try-tundra:
==> flow/design.v <==
module atan
(
    input                       clk         ,
    input                       rst_n       ,
    input                       trig        ,
    output                      vld         ,
    input       signed  [16:0]  para_in     ,
    output  reg signed  [11:0]  atany            
);
reg                     run_latch   ;
reg             [3:0]   cnt         ;
reg     signed  [18:0]  tmp1        ;
reg     signed  [18:0]  tmp2        ;
wire    signed  [19:0]  y0          ;
reg     signed  [19:0]  xr          ;
reg     signed  [19:0]  yr          ;
reg     signed  [19:0]  x2          ;
reg     signed  [19:0]  y2          ;
always @(posedge clk or negedge rst_n)
begin
    if (!rst_n)
        run_latch <= 1'b0;
    else
    begin
        if (trig)
            run_latch <= 1'b1;
        else if (cnt == 4'd9)
            run_latch <= 1'b0;
    end
end
always @(posedge clk or negedge rst_n)
begin
    if (!rst_n)
        cnt <= 4'd0;
    else
    begin
        if (run_latch)
            cnt <= cnt + 4'd1;
        else
            cnt <= 4'd0;
    end
end
assign vld = (cnt == 4'd10);
assign y0 = para_in<<2;
always @(*)
begin
    if (run_latch)
    begin
        case(cnt)
            4'd0:
            begin
                tmp1 = y2>>>1;
                tmp2 = x2>>>1;
            end
            4'd1:
            begin
                tmp1 = y2>>>2;
                tmp2 = x2>>>2;
            end
            4'd2:
            begin
                tmp1 = y2>>>3;
                tmp2 = x2>>>3;
            end
            4'd3:
            begin
                tmp1 = y2>>>4;
                tmp2 = x2>>>4;
            end
            4'd4:
            begin
                tmp1 = y2>>>5;
                tmp2 = x2>>>5;
            end
            4'd5:
            begin
                tmp1 = y2>>>6;
                tmp2 = x2>>>6;
            end
            4'd6:
            begin
                tmp1 = y2>>>7;
                tmp2 = x2>>>7;
            end
            4'd7:
            begin
                tmp1 = y2>>>8;
                tmp2 = x2>>>8;
            end
            4'd8:
            begin
                tmp1 = y2>>>9;
                tmp2 = x2>>>9;
            end
            4'd9:
            begin
                tmp1 = y2>>>10;
                tmp2 = x2>>>10;
            end
            default:     
            begin
                tmp1 = 19'd0;
                tmp2 = 19'd0;
            end
        endcase
    end
    else
    begin
        tmp1 = 19'd0;
        tmp2 = 19'd0;
    end
end
always @(*)
begin
    if (run_latch)
    begin
        if ((x2[19] == y2[19]) | (x2 == 20'd0) | (y2 == 20'd0))
        begin
            xr = x2 + tmp1;
            yr = y2 - tmp2;
        end
        else
        begin
            xr = x2 - tmp1;
            yr = y2 + tmp2;
        end
    end
    else
    begin
        xr = 20'd0;
        yr = 20'd0;
    end
end
always @(posedge clk or negedge rst_n)
begin
    if (!rst_n)
    begin
        x2 <= 20'd0;
        y2 <= 20'd0;
    end
    else
    begin
        if (trig)
        begin
            if (~para_in[16]) 
            begin
                x2 <= 20'd1024 + y0;
                y2 <= y0 - 20'd1024;
            end
            else  
            begin
                x2 <= 20'd1024 - y0;
                y2 <= y0 + 20'd1024;
            end
        end
        else if (run_latch)
        begin
            x2 <= xr;
            y2 <= yr;
        end
    end
end
always @(posedge clk or negedge rst_n)
begin
    if (!rst_n)
        atany <= 12'd0;
    else 
    begin
        if (trig)
        begin
            if (~para_in[16]) 
                atany <= 12'd804;
            else 
                atany <= 12'd3292;
        end
        else if (run_latch)
        begin
            case (cnt)
                4'd0: 
                begin
                    if ((x2[19] == y2[19]) | (x2 == 20'd0) | (y2 == 20'd0))
                        atany <= atany + 12'd475;
                    else
                        atany <= atany - 12'd475;
                end
                4'd1: 
                begin
                    if ((x2[19] == y2[19]) | (x2 == 20'd0) | (y2 == 20'd0)) 
                        atany <= atany + 12'd251;
                    else
                        atany <= atany - 12'd251;
                end
                4'd2: 
                begin
                    if ((x2[19] == y2[19]) | (x2 == 20'd0) | (y2 == 20'd0)) 
                        atany <= atany + 12'd127;
                    else
                        atany <= atany - 12'd127;
                end
                4'd3: 
                begin
                    if ((x2[19] == y2[19]) | (x2 == 20'd0) | (y2 == 20'd0))
                        atany <= atany + 12'd64;
                    else
                        atany <= atany - 12'd64;
                end
                4'd4: 
                begin
                    if ((x2[19] == y2[19]) | (x2 == 20'd0) | (y2 == 20'd0))
                        atany <= atany + 12'd32;
                    else
                        atany <= atany - 12'd32;
                end
                4'd5: 
                begin
                    if ((x2[19] == y2[19]) | (x2 == 20'd0) | (y2 == 20'd0))
                        atany <= atany + 12'd16;
                    else
                        atany <= atany - 12'd16;
                end
                4'd6: 
                begin
                    if ((x2[19] == y2[19]) | (x2 == 20'd0) | (y2 == 20'd0))
                        atany <= atany + 12'd8;
                    else
                        atany <= atany - 12'd8;
                end
                4'd7: 
                begin
                    if ((x2[19] == y2[19]) | (x2 == 20'd0) | (y2 == 20'd0))
                        atany <= atany + 12'd4;
                    else
                        atany <= atany - 12'd4;
                end
                4'd8: 
                begin
                    if ((x2[19] == y2[19]) | (x2 == 20'd0) | (y2 == 20'd0))
                        atany <= atany + 12'd2;
                    else
                        atany <= atany - 12'd2;
                end
                4'd9: 
                begin
                    if ((x2[19] == y2[19]) | (x2 == 20'd0) | (y2 == 20'd0))
                        atany <= atany + 12'd1;
                    else
                        atany <= atany - 12'd1;
                end
            endcase
        end
    end
end
endmodule
make LEC_CHECK=0 ABC_AREA=1 CAP_MARGIN=40 CELL_PAD_IN_SITES_DETAIL_PLACEMENT=0 CORE_ASPECT_RATIO=0.6 CORE_MARGIN=10 CORE_UTILIZATION=51 CTS_CLUSTER_SIZE=73 GPL_ROUTABILITY_DRIVEN=0 GPL_TIMING_DRIVEN=0 HOLD_SLACK_MARGIN=0.19 MIN_ROUTING_LAYER=met2 PLACE_DENSITY=0.66 SETUP_SLACK_MARGIN=0.28 SLEW_MARGIN=10 TNS_END_PERCENT=70 finish   # period 4.28 ns
run.sh (not shown) runs the stock make flow with config.mk's settings and CLKGATE_MAP_FILE=.
For try-tundra, the flow was terminated by a tool error in global routing (5_1_grt) and produced no final design.
> inputs changed (try-tundra -> try-garnet)
- ABC_AREA removed (was 1)
- GPL_TIMING_DRIVEN removed (was 0)
- CORE_MARGIN changed from 10 to 2
- SETUP_SLACK_MARGIN removed (was 0.28)
- CORE_ASPECT_RATIO removed (was 0.6)
- HOLD_SLACK_MARGIN removed (was 0.19)
- CTS_CLUSTER_SIZE removed (was 73)
- TNS_END_PERCENT removed (was 70)
- CORE_UTILIZATION changed from 51 to 40
- CELL_PAD_IN_SITES_DETAIL_PLACEMENT removed (was 0)
- GPL_ROUTABILITY_DRIVEN removed (was 0)
- PLACE_DENSITY removed (was 0.66)
- SLEW_MARGIN changed from 10 to 20
- CAP_MARGIN changed from 40 to 20
- MIN_ROUTING_LAYER removed (was met2)
- the clock period (ns, I/O delays scaled along) changed from 4.28 to 5.7
Findings:
Looking at the reports, try-garnet completed the entire flow and the layout it produced met the timing, design-rule and antenna checks. The log for try-tundra ends in global routing (5_1_grt) with error GRT-0116, so the run never completed. For the xor/xnor cell area share of the yosys netlist, try-garnet came in 2.7 points higher than try-tundra did. Row netlist area before placement: try-garnet lower / try-tundra higher. When try-garnet is measured against try-tundra, its count of buffers inserted at the top-level ports turns out about 19% higher. Taking try-tundra as the reference, in try-garnet mux contribution to synthesized area went up 3.5 points, synthesized chip area reported by yosys went down 4.0%. Post-placement worst setup slack, try-garnet and try-tundra: smaller value in try-tundra. Gate count after technology mapping for try-garnet is lower than for try-tundra.
Changes in try-raven relative to try-garnet:
- CORE_UTILIZATION changed from 40 to 68
- SETUP_SLACK_MARGIN newly set to 1.28
- the clock period (ns, I/O delays scaled along) changed from 5.7 to 4.48
--- outcome ---
try-raven did not make it past global routing (5_1_grt), where a tool error ended it. Compared with try-garnet, try-raven shows a lower die span in y. try-raven vs try-garnet: total number of placement rows down by more than 10%. Diff try-garnet -> try-raven | last weighted congestion value of the routability-driven placer | increase of 18%. On area after detailed placement, the lower figure sits with try-garnet, not try-raven. The setup fix buffers added after clock tree synthesis reported for try-raven is greater than that of try-garnet by 50. Relative to try-garnet, horizontal extent of the die decreased by about 23% in try-raven. try-raven improves on try-garnet in die size. The run showing the greater sum of net half-perimeters after detailed placement is try-raven. Placeable core region, try-garnet and try-raven: lower on try-raven. Compared try-raven against try-garnet; placed instance count within noise. Any difference in number of distinct library cells after synthesis between try-garnet and try-raven is small enough to ignore.

RTL: the design.v shown in full above, as it stands there.
make LEC_CHECK=0 ABC_AREA=1 CAP_MARGIN=20 CORE_MARGIN=2 CORE_UTILIZATION=72 CTS_CLUSTER_DIAMETER=41 PLACE_DENSITY_LB_ADDON=0.21 SLEW_MARGIN=20 finish   # period 4.84 ns
The starting point finished clean.
==> next run, changes <==
CTS_CLUSTER_SIZE = 13   (was unset)
HOLD_SLACK_MARGIN = 0.24   (was unset)
clock period = 4.03 ns   (was 4.84 ns; I/O delays follow)
Effect: With this change the flow failed in global routing. Die size is unchanged. Synthesized area stays the same. Synthesized cell count does not change.
==> next run, changes <==
ABC_AREA = unset   (was 1)
CORE_UTILIZATION = 57   (was 72)
CTS_CLUSTER_DIAMETER = unset   (was 41)
CTS_CLUSTER_SIZE = unset   (was 13)
HOLD_SLACK_MARGIN = unset   (was 0.24)
PLACE_DENSITY_LB_ADDON = unset   (was 0.21)
clock period = 5.7 ns   (was 4.03 ns; I/O delays follow)
This time the run finished with timing, DRC and antenna clean; area after synthesis drops by 4.0%; die area came out higher by about 20%; synthesized cell count fell by 23%.
==> next run, changes <==
CORE_UTILIZATION = 68   (was 57)
clock period = 8.24 ns   (was 5.7 ns; I/O delays follow)
What happened: Routed wire length shrinks by 5.3%; non-clock buffer count is lower by 30; die area drops by 16%; worst setup slack is better by 1.5 ns; synthesized area is unchanged; clock skew is about the same; design area went down by 2.6%; maximum frequency falls by 16%.

// atan: RTL as listed in full above, without the edits since
make LEC_CHECK=0 ABC_AREA=0 CAP_MARGIN=20 CORE_ASPECT_RATIO=0.5 CORE_MARGIN=2 CORE_UTILIZATION=40 CTS_CLUSTER_DIAMETER=208 CTS_CLUSTER_SIZE=99 GPL_ROUTABILITY_DRIVEN=0 HOLD_SLACK_MARGIN=-0.07 PLACE_DENSITY_LB_ADDON=0.3 SLEW_MARGIN=20 TNS_END_PERCENT=20 finish   # period 6.0 ns
The baseline produced a clean layout.
==> next run, changes <==
--- a/flow/config.mk
+++ b/flow/config.mk
@@ -9,0 +10 @@
+export CELL_PAD_IN_SITES_GLOBAL_PLACEMENT = 3
@@ -12,2 +13,2 @@
-export CORE_UTILIZATION = 40
-export CTS_CLUSTER_DIAMETER = 208
+export CORE_UTILIZATION = 39
+export CTS_CLUSTER_DIAMETER = 210
@@ -16,2 +17,3 @@
-export HOLD_SLACK_MARGIN = -0.07
-export PLACE_DENSITY_LB_ADDON = 0.3
+export HOLD_SLACK_MARGIN = 0.28
+export PLACE_DENSITY_LB_ADDON = 0.29
+export SETUP_SLACK_MARGIN = -0.29
@@ -19 +21 @@
-export TNS_END_PERCENT = 20
+export TNS_END_PERCENT = 15
The changed run produced a clean layout; clock-buffer cell count came out higher by 2; via count came out lower by 3.1%; synthesized cell count stays the same; core utilization came out lower by 0.46 points.
==> next run, changes <==
==> flow/config.mk (replaced) <==
export PLATFORM = sky130hd
export DESIGN_NAME = atan
export DESIGN_NICKNAME = atan
export VERILOG_FILES = /design/flow/design.v
export SDC_FILE = /design/flow/constraint.sdc
export NUM_CORES = 4
export LEC_CHECK = 0
export ABC_AREA = 1
export CAP_MARGIN = 20
export CORE_MARGIN = 2
export CORE_UTILIZATION = 40
export CTS_CLUSTER_DIAMETER = 208
export CTS_CLUSTER_SIZE = 99
export GPL_ROUTABILITY_DRIVEN = 0
export PLACE_DENSITY_LB_ADDON = 0.3
export SLEW_MARGIN = 20
export TNS_END_PERCENT = 20
=> Final cell count is higher by about 24%. Synthesized cell count is higher by 31%. Fmax is higher by about 9%.
==> next run, changes <==
--- a/flow/config.mk
+++ b/flow/config.mk
@@ -8 +8 @@
-export ABC_AREA = 1
+export ABC_AREA = 0
@@ -11 +11 @@
-export CORE_UTILIZATION = 40
+export CORE_UTILIZATION = 65
@@ -14,0 +15 @@
+export HOLD_SLACK_MARGIN = -0.1
=> Sequential cell count is unchanged. Maximum frequency falls by 6.0%. Global-route usage rises by 13 points. Wire length falls by 14%. Critical path depth falls by 3. Clock skew rises by 8.2 ps. Final area falls by 5.6%. Die size falls by 40%. Core utilization rises by 27 points.
